==> flow/design.v <==
module mult32x32_fsm (
    input logic clk,               
    input logic reset,             
    input logic start,             
    output logic busy,             
    output logic [1:0] a_sel,      
    output logic b_sel,            
    output logic [2:0] shift_sel,  
    output logic upd_prod,         
    output logic clr_prod          
);
	typedef enum { idle, handle1, handle2, handle3, handle4, handle5, handle6, handle7, handle8} sm_type;
	sm_type current_state;
	sm_type next_state;
	always_ff @(posedge clk, posedge reset) begin
		if (reset== 1'b1) begin
			current_state <=idle;
		end
		else begin
			current_state <= next_state;
		end
	end
	always_comb begin
		next_state= current_state;
		busy=1'b1;
		upd_prod= 1'b1;
		clr_prod= 1'b0;
		a_sel= 2'b0;
		b_sel= 1'b0;
		shift_sel= 3'b0;
		case(current_state)
			idle: begin
				if(start== 1'b0) begin
					next_state=idle;
					busy=1'b0;
					upd_prod=1'b0;
				end
				else begin
					next_state=handle1;
					busy=1'b0;
					upd_prod=1'b0;
					clr_prod=1'b1;
				end
			end
			handle1: begin
				next_state= handle2;
				a_sel=2'b0;
				b_sel=1'b0;
				shift_sel=3'b0;
			end
			handle2: begin
				next_state= handle3;
				a_sel=2'b01;
				b_sel=1'b0;
				shift_sel=3'b001;
			end
			handle3: begin
				next_state= handle4;
				a_sel=2'b10;
				b_sel=1'b0;
				shift_sel=3'b010;
			end
			handle4: begin
				next_state= handle5;
				a_sel=2'b11;
				b_sel=1'b0;
				shift_sel=3'b011;
			end
			handle5: begin
				next_state= handle6;
				a_sel=2'b0;
				b_sel=1'b1;
				shift_sel=3'b010;
			end
			handle6: begin
				next_state= handle7;
				a_sel=2'b01;
				b_sel=1'b1;
				shift_sel=3'b011;
			end
			handle7: begin
				next_state= handle8;
				a_sel=2'b10;
				b_sel=1'b1;
				shift_sel=3'b100;
			end
			handle8: begin
				next_state= idle;
				a_sel=2'b11;
				b_sel=1'b1;
				shift_sel=3'b101;
			end
		endcase
	end
endmodule
module mult32x32_arith (
    input logic clk,              
    input logic reset,            
    input logic [31:0] a,         
    input logic [31:0] b,         
    input logic [1:0] a_sel,      
    input logic b_sel,            
    input logic [2:0] shift_sel,  
    input logic upd_prod,         
    input logic clr_prod,         
    output logic [63:0] product   
);
logic [15:0] out16;
logic [7:0] out8;
always_comb begin
	case(a_sel)
		2'b00: out8 = a[7:0];
		2'b01: out8 = a[15:8];
		2'b10: out8 = a[23:16];
		2'b11: out8 = a[31:24];
	endcase
end
always_comb begin
	case(b_sel)
		1'b0: out16 = b[15:0];
		1'b1: out16 = b[31:16];
	endcase
end
logic [23:0] mult;
always_comb begin
	mult = out16 * out8;
end
logic [63:0] shifted;
always_comb begin
	shifted = 64'b0;
	case(shift_sel)
		3'b000: shifted = mult;
		3'b001: shifted = mult << 8; 
		3'b010: shifted = mult << 16;
		3'b011: shifted = mult << 24;
		3'b100: shifted = mult << 32;
		3'b101: shifted = mult << 40;
	endcase
end
always_ff @(posedge clk, posedge reset) begin
	if(reset == 1'b1) begin 
		product <= 64'b0;
	end
	else begin
		if(clr_prod == 1'b1) begin
			product <= 64'b0;
		end
		else if (upd_prod == 1'b1) begin
			product <= product + shifted;
		end
	end
end
endmodule
module mult32x32 (
    input logic clk,             
    input logic reset,           
    input logic start,           
    input logic [31:0] a,        
    input logic [31:0] b,        
    output logic busy,           
    output logic [63:0] product  
);
logic [1:0] a_sel;
logic b_sel;
logic [2:0] shift_sel;
logic upd_prod;
logic clr_prod;
mult32x32_fsm fsm(
	.clk(clk),
	.reset(reset),
	.start(start),
	.busy(busy),
	.a_sel(a_sel),
	.b_sel(b_sel),
	.shift_sel(shift_sel),
	.upd_prod(upd_prod),
	.clr_prod(clr_prod)
);
mult32x32_arith arith(
	.clk(clk),
	.reset(reset),
	.a(a),
	.b(b),
	.a_sel(a_sel),
	.b_sel(b_sel),
	.shift_sel(shift_sel),
	.upd_prod(upd_prod),
	.clr_prod(clr_prod),
	.product(product)
);
endmodule
==> flow/config.mk <==
export PLATFORM = sky130hd
export DESIGN_NAME = mult32x32
export DESIGN_NICKNAME = mult32x32
export VERILOG_FILES = /design/flow/design.v
export SDC_FILE = /design/flow/constraint.sdc
export NUM_CORES = 4
export LEC_CHECK = 0
export ABC_AREA = 1
export CAP_MARGIN = 20
export CORE_MARGIN = 2
export CORE_UTILIZATION = 72
export CTS_CLUSTER_DIAMETER = 370
export SETUP_SLACK_MARGIN = 1.3
export SLEW_MARGIN = 20
==> flow/constraint.sdc <==
create_clock -name core_clock -period 7.32 [get_ports {clk}]
set_input_delay 1.4640 -clock core_clock [delete_from_list [all_inputs] [get_ports {clk}]]
set_output_delay 1.4640 -clock core_clock [all_outputs]
set_load 0.01 [all_outputs]
run.sh (not shown) runs the stock make flow with config.mk's settings and CLKGATE_MAP_FILE=.
The starting point ended with an error in 3_5_place_dp.
Change:
--- a/flow/config.mk
+++ b/flow/config.mk
@@ -6,9 +6,6 @@
 export NUM_CORES = 4
 export LEC_CHECK = 0
-export ABC_AREA = 1
 export CAP_MARGIN = 20
 export CORE_MARGIN = 2
-export CORE_UTILIZATION = 72
-export CTS_CLUSTER_DIAMETER = 370
-export SETUP_SLACK_MARGIN = 1.3
+export CORE_UTILIZATION = 40
 export SLEW_MARGIN = 20
==> flow/constraint.sdc (replaced) <==
create_clock -name core_clock -period 11.0 [get_ports {clk}]
set_input_delay 2.2000 -clock core_clock [delete_from_list [all_inputs] [get_ports {clk}]]
set_output_delay 2.2000 -clock core_clock [all_outputs]
set_load 0.01 [all_outputs]
Effect: This time the run produced a clean layout; area after synthesis drops by 10%; die size is higher by 59%; synthesized cell count goes down by 26%.

* * *

## v58
Starts from the design.v that is shown in full above.
Settings: LEC_CHECK=0, CAP_MARGIN=20, CORE_MARGIN=2, CORE_UTILIZATION=40, SLEW_MARGIN=20; clock period 16.5 ns.
No stage failed in v58, and the final checks on the layout all came back clean.
Setup changes, v58 to v28
- changing CORE_UTILIZATION from 40 to 58
- setting TNS_END_PERCENT to 5 for the first time
- changing the clock period (ns, I/O delays scaled along) from 16.5 to 8.7
==> comparison <==
From v58 to v28, number of different library cells in the post-synthesis netlist did not move at all. v28 reports a higher final weighted congestion of routability-driven global placement than v58 does. From v58 to v28 the numbers moved as follows: adder-cell share of the synthesized area closely matched the old numbers, placeable core region decreased by 32% relative to the old numbers. For the full die area, v28 came in 9200 sq um lower than v58 did. Diff v28..v58 | yosys stat cell total | unchanged. v28 did not run to completion, as it errored out during global routing.
Input-level comparison between v36 and v28:
- a change of CORE_UTILIZATION from 58 to 62
- an added PLACE_DENSITY of 0.4
- a deleted TNS_END_PERCENT that had been 5
- a change of the clock period (ns, I/O delays scaled along) from 8.7 to 10.4
==> results <==
v36: done, clean on timing, DRC and antenna. Post-synthesis sequential element count across v36 and v28: no real change. Between v28 and v36, the count of flip-flops with a built-in enable after synthesis does not differ in any meaningful way. The floorplan-stage core utilization in v36 sits 4.5 points above the value recorded for v28. Compared with v28, v36 shows number of cell rows that has gone down by a few percent.

* * *

oak:
Starts from the design.v that is shown in full above.
Settings: LEC_CHECK=0, CAP_MARGIN=20, CORE_ASPECT_RATIO=0.5, CORE_MARGIN=2, CORE_UTILIZATION=42, SETUP_SLACK_MARGIN=-0.87, SLEW_MARGIN=20, TNS_END_PERCENT=15; clock period 12.0 ns.
### oak -> pine
- swapping 42 for 62 in CORE_UTILIZATION
- clearing SETUP_SLACK_MARGIN, which used to be -0.87
- clearing CORE_ASPECT_RATIO, which used to be 0.5
- clearing TNS_END_PERCENT, which used to be 15
- swapping 12.0 for 5.3 in the clock period (ns, I/O delays scaled along)
--- outcome ---
No final results exist for pine, since it was stopped by error DPL-0038 during clock tree synthesis.
Row effective utilization at floorplan: pine higher / oak lower
Share of cell area taken by muxes after synthesis: pine vs oak identical
Total cell area at the placement stage for pine is higher than for oak.
Area of the placeable core (pine vs. oak) decreases by more than a quarter
pine -> oak: post-synthesis sequential element count delta 0, exact match
Width of the die: pine vs oak down about 40%

* * *

Starts from the design.v that is shown in full above.
Settings: LEC_CHECK=0, ABC_AREA=0, CAP_MARGIN=25, CELL_PAD_IN_SITES_GLOBAL_PLACEMENT=1, CORE_ASPECT_RATIO=1.08, CORE_MARGIN=2, CORE_UTILIZATION=48, CTS_CLUSTER_DIAMETER=280, CTS_CLUSTER_SIZE=27, GPL_TIMING_DRIVEN=1, MAX_ROUTING_LAYER=met4, PLACE_DENSITY=0.74, SLEW_MARGIN=20, TNS_END_PERCENT=15; clock period 6.76 ns.
The baseline ran to the end with violations: setup timing.
==> next run, changes <==
CAP_MARGIN = 15   (was 25)
CELL_PAD_IN_SITES_GLOBAL_PLACEMENT = not set   (was 1)
CORE_ASPECT_RATIO = 0.87   (was 1.08)
CORE_UTILIZATION = 72   (was 48)
CTS_CLUSTER_DIAMETER = 102   (was 280)
CTS_CLUSTER_SIZE = 100   (was 27)
MAX_ROUTING_LAYER = not set   (was met4)
PLACE_DENSITY = not set   (was 0.74)
SETUP_SLACK_MARGIN = 1.37   (was not set)
TNS_END_PERCENT = 70   (was 15)
After rerunning: With this change the flow failed in detailed placement (3_5_place_dp). Area after synthesis does not change. Synthesized cell count is unchanged. Die area decreases by 33%.
==> next run, changes <==
ABC_AREA = 1   (was 0)
CAP_MARGIN = 25   (was 15)
CORE_ASPECT_RATIO = 0.5   (was 0.87)
CORE_MARGIN = 9   (was 2)
CORE_UTILIZATION = 44   (was 72)
CTS_CLUSTER_DIAMETER = 206   (was 102)
CTS_CLUSTER_SIZE = 99   (was 100)
GPL_TIMING_DRIVEN = 0   (was 1)
PLACE_DENSITY = 0.74   (was not set)
SETUP_SLACK_MARGIN = -0.67   (was 1.37)
TNS_END_PERCENT = 5   (was 70)
After rerunning: The changed run reached the layout checks and failed them: setup timing. Synthesized cell count grows by 36%. Area after synthesis rises by about 12%. Die area grows by 110%.

* * *

old:
Starts from the design.v that is shown in full above.
clock: 14.9 ns
lec_check: 0
cap_margin: 20
core_margin: 2
core_utilization: 15
slew_margin: 20
old finished all stages; the layout is clean.
#### Input delta (new over old)
- CORE_UTILIZATION changed from 15 to 50
- TNS_END_PERCENT newly set to 15
- the clock period (ns, I/O delays scaled along) changed from 14.9 to 8.16
## What came out
For new, the critical path endpoint was arith.product[63]$_DFFE_PP0P_, unlike old, where it was arith.product[43]$_DFFE_PP0P_.
NOTE: post-CTS clock slew at the launch and capture registers of the worst setup and hold paths in new exceeds that of old
new ended up with a higher per-cell routed wire length than old did.
Status new: flow complete, layout not clean - negative setup slack
From old to new the numbers moved as follows: reg2reg setup slack -5160 ps, count of clock-buffer cells in the layout moved down.
Higher tally of filler cells in the layout goes to old over new.
